beta:
Design arbiter_puf, start of the top module:
module arbiter_puf #(parameter challenge_size = 8, response_width = 24)
					(input logic [challenge_size-1 : 0] challenge,
					input logic clk, reset,
					output logic [response_width-1 : 0] response);
Size in the first run: ~15,000 cells after synthesis, ~34 I/O pins, about 190,000 um2 of cells after synthesis.
clock: 2.2 ns
lec_check: 0
abc_area: 1
cap_margin: 0
core_aspect_ratio: 1.43
core_margin: 2
core_utilization: 72
cts_cluster_size: 11
place_density: 0.39
setup_slack_margin: 0.64
slew_margin: 20
tns_end_percent: 10
run.sh (not shown) runs the stock make flow with config.mk's settings and CLKGATE_MAP_FILE=.
> inputs changed (beta -> gamma)
- TNS_END_PERCENT no longer set, was 10
- PLACE_DENSITY no longer set, was 0.39
- CORE_UTILIZATION now 65, was 72
- CAP_MARGIN now 20, was 0
- SETUP_SLACK_MARGIN now 0.74, was 0.64
- ABC_AREA no longer set, was 1
- CTS_CLUSTER_SIZE no longer set, was 11
- CORE_ASPECT_RATIO no longer set, was 1.43
- the clock period (ns, I/O delays scaled along) now 4.4, was 2.2
[summary]
Compare gamma and beta | average via count per standard cell lower: gamma. Against beta, worst setup slack after layout in gamma came out better. Height of the chip, gamma vs beta: down by more than 10%. beta -> gamma: combined area of the multi-input logic cells flat. Compared to beta, the routing of gamma uses less wire. In the final reports, the cell area of gamma is larger than that of beta. On synthesis area per yosys, gamma and beta are neck and neck.

========
arbiter_puf again, from the RTL that the note above started with.
Settings: LEC_CHECK=0, CAP_MARGIN=0, CORE_MARGIN=2, CORE_UTILIZATION=65, HOLD_SLACK_MARGIN=0.29, SETUP_SLACK_MARGIN=0.93, SLEW_MARGIN=20, TNS_END_PERCENT=5; clock period 3.76 ns.
Rerun with:
--- a/flow/config.mk
+++ b/flow/config.mk
@@ -8 +8 @@
-export CAP_MARGIN = 0
+export CAP_MARGIN = 20
@@ -10,3 +10 @@
-export CORE_UTILIZATION = 65
-export HOLD_SLACK_MARGIN = 0.29
-export SETUP_SLACK_MARGIN = 0.93
+export CORE_UTILIZATION = 29
@@ -14 +11,0 @@
-export TNS_END_PERCENT = 5
==> flow/constraint.sdc (replaced) <==
create_clock -name core_clock -period 3.86 [get_ports {clk}]
set_input_delay 0.7720 -clock core_clock [delete_from_list [all_inputs] [get_ports {clk}]]
set_output_delay 0.7720 -clock core_clock [all_outputs]
set_load 0.01 [all_outputs]
Effect: Wire length climbs by 3.6%; via count went down by 1.5%; hold slack got worse by 0.036 ns; final area rises by 2.9%; global-route usage went down by 12 points; worst setup slack is worse by 0.21 ns.
Rerun with:
--- a/flow/config.mk
+++ b/flow/config.mk
@@ -10 +10,2 @@
-export CORE_UTILIZATION = 29
+export CORE_UTILIZATION = 72
+export PLACE_DENSITY = 0.39
==> flow/constraint.sdc (replaced) <==
create_clock -name core_clock -period 2.97 [get_ports {clk}]
set_input_delay 0.5940 -clock core_clock [delete_from_list [all_inputs] [get_ports {clk}]]
set_output_delay 0.5940 -clock core_clock [all_outputs]
set_load 0.01 [all_outputs]
Outcome:
- die area is lower by about 60%
- combinational power is higher by about 40%
- via count is higher by 2.5%
- setup slack is worse by 0.56 ns
- area after synthesis stays the same
Rerun with:
--- a/flow/config.mk
+++ b/flow/config.mk
@@ -10,2 +10,2 @@
-export CORE_UTILIZATION = 72
-export PLACE_DENSITY = 0.39
+export CORE_UTILIZATION = 40
+export SETUP_SLACK_MARGIN = 1.11
==> flow/constraint.sdc (replaced) <==
create_clock -name core_clock -period 3.86 [get_ports {clk}]
set_input_delay 0.7720 -clock core_clock [delete_from_list [all_inputs] [get_ports {clk}]]
set_output_delay 0.7720 -clock core_clock [all_outputs]
set_load 0.01 [all_outputs]
The changed run passed the timing, design-rule and antenna checks.
Routed wire length came out higher by 1.9%.
Clock skew came out higher by 0.0064 ns.
Clock power came out lower by about 16%.
Cell area came out higher by about 2%.

========
Setup of yarrow:
Starting RTL as in the previous note.
export LEC_CHECK = 0
export CAP_MARGIN = 35
export CELL_PAD_IN_SITES_DETAIL_PLACEMENT = 0
export CELL_PAD_IN_SITES_GLOBAL_PLACEMENT = 3
export CORE_MARGIN = 5
export CORE_UTILIZATION = 46
export CTS_CLUSTER_SIZE = 20
export GPL_ROUTABILITY_DRIVEN = 0
export GPL_TIMING_DRIVEN = 1
export HOLD_SLACK_MARGIN = 0.06
export MAX_ROUTING_LAYER = met4
export MIN_ROUTING_LAYER = met1
export PLACE_DENSITY = 0.73
export SLEW_MARGIN = 10
create_clock -name core_clock -period 6.32 [get_ports {clk}]
yarrow reached the end of the flow, and the finished layout is clean on the timing, design-rule and antenna checks.
Here is what was changed in the inputs of umber compared with yarrow.
Settings: SETUP_SLACK_MARGIN newly set to -0.25; GPL_ROUTABILITY_DRIVEN removed (was 0); MAX_ROUTING_LAYER changed from met4 to met5; PLACE_DENSITY removed (was 0.73); CELL_PAD_IN_SITES_GLOBAL_PLACEMENT changed from 3 to 0; CTS_CLUSTER_SIZE changed from 20 to 58; SLEW_MARGIN changed from 10 to 20; ABC_AREA newly set to 1; HOLD_SLACK_MARGIN removed (was 0.06); CORE_UTILIZATION changed from 46 to 69; the clock period (ns, I/O delays scaled along) changed from 6.32 to 5.82.
--- outcome ---
- Comparing umber and yarrow, the higher sum of net half-perimeters after detailed placement is on yarrow.
- Net count entering floorplan: umber vs yarrow up 2.2%
- On umber: initial antenna violation count is 7 higher than what yarrow gave.
- Between yarrow and umber, the critical path depth does not differ in any meaningful way.
- yarrow → umber: cell total after placement lost 8.2%, portion of netlist area occupied by mux cells lost 0.76 points, core utilization picked up an extra 24 points.
The following lists how indigo was set up differently from umber:
Settings: swapping -0.25 for 0.67 in SETUP_SLACK_MARGIN; swapping 69 for 72 in CORE_UTILIZATION; clearing ABC_AREA, which used to be 1; swapping 58 for 70 in CTS_CLUSTER_SIZE; swapping 5.82 for 2.26 in the clock period (ns, I/O delays scaled along).
### Flow results
- indigo finished all stages; the layout is clean.
- Mapped cell area: umber vs indigo, no meaningful difference
- Between umber and indigo, the flow reports total met2 wirelength after detailed routing increasing slightly.
- The cell with the biggest individual delay on the critical path comes out sky130_fd_sc_hd__dfrtp_4 in one run and sky130_fd_sc_hd__clkdlybuf4s50_1 in the other, namely in indigo and umber respectively.
- Of umber and indigo, the run reporting the lower post-layout instance count excluding filler cells was indigo.
- Measured against each other, umber and indigo differ in final net count, the lower figure coming from indigo.
- The clock-buffer cell count of indigo and that of umber are within noise of each other.
For tundra, these inputs were changed with respect to indigo:
Settings: ABC_AREA newly set to 1; SETUP_SLACK_MARGIN removed (was 0.67); CTS_CLUSTER_SIZE changed from 70 to 58; the clock period (ns, I/O delays scaled along) changed from 2.26 to 5.07.
Findings:
Going from indigo to tundra, wire length reported by the detailed router shows an increase of 6700 um, horizontal extent of the die shows no meaningful change. tundra has maximum frequency below what indigo had. Of the two values seen for capturing instance or port of the critical path, c0.c3.d0.q$_DFFE_PN0P_ was produced by indigo and c0.c6.d0.q$_DFFE_PN0P_ by tundra.
Input changes introduced in amber (baseline for comparison: tundra):
Settings: a change of SLEW_MARGIN from 20 to 40; a change of CAP_MARGIN from 35 to 15; a change of CORE_MARGIN from 5 to 2; an added SETUP_SLACK_MARGIN of 0.63; an added PLACE_DENSITY_LB_ADDON of 0.0; a change of CTS_CLUSTER_SIZE from 58 to 70; a deleted ABC_AREA that had been 1; a change of the clock period (ns, I/O delays scaled along) from 5.07 to 2.15.
==> results <==
For the growth of design area from synthesis to finish, amber came in 1.3 points higher than tundra did.
Compared with tundra, in amber sequential cell area held; total power draw went up about 130%; clock network power went up about 130%.
Setup slack delta for amber relative to tundra: 1.70 ns lower
Compared with tundra, amber improves maximum frequency.
Compared with tundra, amber shows a cell count that is about 0.46% lower.
Here is what was changed in the inputs of cedar compared with amber.
Settings: MIN_ROUTING_LAYER removed (was met1); CELL_PAD_IN_SITES_DETAIL_PLACEMENT removed (was 0); GPL_ROUTABILITY_DRIVEN newly set to 0; MAX_ROUTING_LAYER removed (was met5); CELL_PAD_IN_SITES_GLOBAL_PLACEMENT removed (was 0); ABC_AREA newly set to 1; GPL_TIMING_DRIVEN removed (was 1); CAP_MARGIN changed from 15 to 20; CTS_CLUSTER_SIZE changed from 70 to 15; HOLD_SLACK_MARGIN newly set to 0.29; CTS_CLUSTER_DIAMETER newly set to 227; PLACE_DENSITY_LB_ADDON changed from 0.0 to 0.01.
--- outcome ---
- cedar: no failed stages, no open violations at the end
- Delta (cedar minus amber): final instance count without filler cells moved down, final routed wirelength across all metal layers went down about 0.6%, share of the final layout cell area in multi-input gates moved up, width of the die held steady.
- A kind of critical path of reg -> out is what cedar shows, while reg -> reg belongs to amber.
- Lower final worst-path setup slack among cedar and amber: amber
- cedar vs amber — design area dropped about 2.5%.

========
Starting RTL as in the previous note.
Settings: LEC_CHECK=0, CAP_MARGIN=20, CORE_ASPECT_RATIO=0.72, CORE_MARGIN=2, CORE_UTILIZATION=72, CTS_CLUSTER_SIZE=57, HOLD_SLACK_MARGIN=0.29, PLACE_DENSITY_LB_ADDON=0.05, SETUP_SLACK_MARGIN=0.62, SLEW_MARGIN=0; clock period 2.15 ns.
The first run ran to the end with no violations.
Then changed:
- CAP_MARGIN: 20 -> 0
- PLACE_DENSITY_LB_ADDON: 0.05 -> 0.0
- SLEW_MARGIN: 0 -> 20
Result: Cell area stays flat. Non-clock buffer count decreases by 30. Power barely changes. Wire length decreases by 1.5%. Register-to-register slack improves by 120 ps. Hold slack degrades by 82 ps. Via count is about the same. Sequential share of layout area barely changes. Core utilization hardly moves. Setup slack improves by 120 ps. Combinational power stays flat.
Then changed:
- ABC_AREA: unset -> 1
- CAP_MARGIN: 0 -> 20
- CORE_ASPECT_RATIO: 0.72 -> unset
- CTS_CLUSTER_DIAMETER: unset -> 227
- CTS_CLUSTER_SIZE: 57 -> unset
- GPL_ROUTABILITY_DRIVEN: unset -> 0
- HOLD_SLACK_MARGIN: 0.29 -> unset
- PLACE_DENSITY_LB_ADDON: 0.0 -> 0.01
- SETUP_SLACK_MARGIN: 0.62 -> 0.63
What happened:
- hold slack is worse by 270 ps
- die area stays flat
- sequential share of layout area went down by 0.41 points
- via count went up by 1.9%
- cell area went up by 0.85%
- routed wire length went up by 2.4%
- final cell count went up by 2.4%
- maximum frequency went down by 0.69%
Then changed:
- CAP_MARGIN: 20 -> 40
- CTS_CLUSTER_SIZE: unset -> 15
- HOLD_SLACK_MARGIN: unset -> 0.29
- SETUP_SLACK_MARGIN: 0.63 -> 0.57
- SLEW_MARGIN: 20 -> 10
Outcome: Sequential share of layout area went up by 1.3 points; register-to-register slack got worse by 30 ps; hold slack improved by 240 ps; maximum frequency went up by about 0.7%; via count went down by 1.6%; worst setup slack improved by 13 ps.
Then changed:
- ABC_AREA: 1 -> unset
- CAP_MARGIN: 40 -> 20
- CTS_CLUSTER_DIAMETER: 227 -> unset
- CTS_CLUSTER_SIZE: 15 -> 57
- GPL_ROUTABILITY_DRIVEN: 0 -> unset
- HOLD_SLACK_MARGIN: 0.29 -> unset
- PLACE_DENSITY_LB_ADDON: 0.01 -> 0.0
- SETUP_SLACK_MARGIN: 0.57 -> 0.62
- SLEW_MARGIN: 10 -> 20
=>
- fmax goes down by a few percent
- total power rose by roughly a tenth
- design area goes up by a few percent
- clock-buffer cell count rose by 238
- wire length goes up slightly
- combinational power shrinks by about a fifth
- clock skew climbs by 9.5 ps
- setup slack got worse by 40 ps
Then changed:
- ABC_AREA: unset -> 1
- CTS_CLUSTER_DIAMETER: unset -> 227
- CTS_CLUSTER_SIZE: 57 -> unset
- PLACE_DENSITY_LB_ADDON: 0.0 -> unset
- SETUP_SLACK_MARGIN: 0.62 -> unset
The new run went through all stages and came out clean.
Utilization came out lower by 0.45 points.
Cell area came out lower by 0.48%.
Cell count came out higher by about 1.1%.
Fmax came out lower by 6.9%.
Worst setup slack got worse by 140 ps.
Global-route usage came out higher by 0.31 points.
Clock power hardly moves.
Register-to-register slack improved by 110 ps.

========
quartz:
arbiter_puf again, from the RTL that the note above started with.
Settings: LEC_CHECK=0, ABC_AREA=1, CAP_MARGIN=20, CELL_PAD_IN_SITES_DETAIL_PLACEMENT=1, CELL_PAD_IN_SITES_GLOBAL_PLACEMENT=1, CORE_MARGIN=6, CORE_UTILIZATION=20, CTS_CLUSTER_DIAMETER=27, CTS_CLUSTER_SIZE=44, GPL_ROUTABILITY_DRIVEN=0, GPL_TIMING_DRIVEN=0, SLEW_MARGIN=0, TNS_END_PERCENT=30; clock period 8.0 ns.
--- input diff quartz..maple ---
# quartz
export LEC_CHECK = 0
export ABC_AREA = 1
export CAP_MARGIN = 20
export CELL_PAD_IN_SITES_DETAIL_PLACEMENT = 1
export CELL_PAD_IN_SITES_GLOBAL_PLACEMENT = 1
export CORE_MARGIN = 6
export CORE_UTILIZATION = 20
export CTS_CLUSTER_DIAMETER = 27
export CTS_CLUSTER_SIZE = 44
export GPL_ROUTABILITY_DRIVEN = 0
export GPL_TIMING_DRIVEN = 0
export SLEW_MARGIN = 0
export TNS_END_PERCENT = 30
create_clock -name core_clock -period 8.0 [get_ports {clk}]
# maple
export LEC_CHECK = 0
export CAP_MARGIN = 20
export CORE_MARGIN = 2
export CORE_UTILIZATION = 40
export SLEW_MARGIN = 20
create_clock -name core_clock -period 3.86 [get_ports {clk}]
[summary]
- Compared with quartz, in maple count of inverters other than clock inverters in the layout went down by 96; via count went down; global-route usage rose 5.5 points; synthesized instance count shrank by about 2.2%; cell area lost about 13%.
- Comparing quartz and maple, critical path depth is lower on maple.
- The total detailed-routing wirelength of maple is lower than that of quartz.
- Taking maple as 1.0, quartz lands at 4.3 on non-clock buffer count.
- On maple: required arrival time at the worst endpoint is 5.93 ns lower than what quartz gave.
- Looking at setup slack, maple sits 2.90 ns below quartz.

========
arbiter_puf again, from the RTL that the note above started with.
Settings: LEC_CHECK=0, CAP_MARGIN=20, CELL_PAD_IN_SITES_DETAIL_PLACEMENT=2, CELL_PAD_IN_SITES_GLOBAL_PLACEMENT=3, CORE_MARGIN=5, CORE_UTILIZATION=40, CTS_CLUSTER_DIAMETER=297, GPL_TIMING_DRIVEN=1, SETUP_SLACK_MARGIN=1.43, SLEW_MARGIN=20, TNS_END_PERCENT=45; clock period 5.22 ns.
==> next run, changes <==
CELL_PAD_IN_SITES_DETAIL_PLACEMENT = default   (was 2)
CELL_PAD_IN_SITES_GLOBAL_PLACEMENT = default   (was 3)
CORE_MARGIN = 2   (was 5)
CORE_UTILIZATION = 57   (was 40)
CTS_CLUSTER_DIAMETER = default   (was 297)
GPL_TIMING_DRIVEN = default   (was 1)
SETUP_SLACK_MARGIN = default   (was 1.43)
TNS_END_PERCENT = default   (was 45)
clock period = 3.76 ns   (was 5.22 ns; I/O delays follow)
Routed wire length shrinks by about a fifth.
Count of clock-buffer cells in the layout fell by 84.
Hold slack improves by 0.016 ns.
Final cell count decreases by a little under a tenth.
Sequential share of layout area rises by 0.67 points.
Via count decreases by a few percent.
Global-route usage goes up by 3.6 points.
==> next run, changes <==
CORE_UTILIZATION = 40   (was 57)
clock period = 5.89 ns   (was 3.76 ns; I/O delays follow)
=> The new run completed with no timing, DRC or antenna violations; total power decreases by a quarter to a third; design area increases slightly; global-route usage decreases by 5.9 points; non-clock buffer count decreases by 65; worst hold slack is better by 0.023 ns; final cell count increases by roughly a tenth; wire length is about the same; count of clock-buffer cells in the layout increases by 37; worst setup slack is better by 1.3 ns.
==> next run, changes <==
CORE_UTILIZATION = 59   (was 40)
SETUP_SLACK_MARGIN = 0.97   (was default)
clock period = 3.76 ns   (was 5.89 ns; I/O delays follow)
Result:
- cell count shrinks by about 9%
- wire length decreases by 1.5%
- power went up by about 56%
- worst setup slack is worse by 1.3 ns
- first-iteration DRC count shrinks by 12%
- clock skew fell by 0.022 ns
- non-clock buffer count rises by 52
- worst hold slack gets worse by 0.29 ns
- synthesized area does not change
- via count came out higher by 1.5%
- critical path depth is unchanged
==> next run, changes <==
CORE_UTILIZATION = 61   (was 59)
CTS_CLUSTER_DIAMETER = 397   (was default)
MAX_ROUTING_LAYER = met4   (was default)
SETUP_SLACK_MARGIN = 0.93   (was 0.97)
TNS_END_PERCENT = 5   (was default)
After rerunning: Core utilization went up by 2.0 points; sequential share of layout area came out higher by 0.26 points; setup slack is better by 0.017 ns; hold slack got worse by 0.019 ns; cell count came out lower by 1.2%; via count came out higher by 0.32%; maximum frequency came out higher by 0.66%; wire length goes down by 0.78%; sequential power hardly moves; design area decreases by 0.55%; clock-buffer cell count went down by 25.
Power figures rest on the tool's default switching activity, not on a simulated workload.
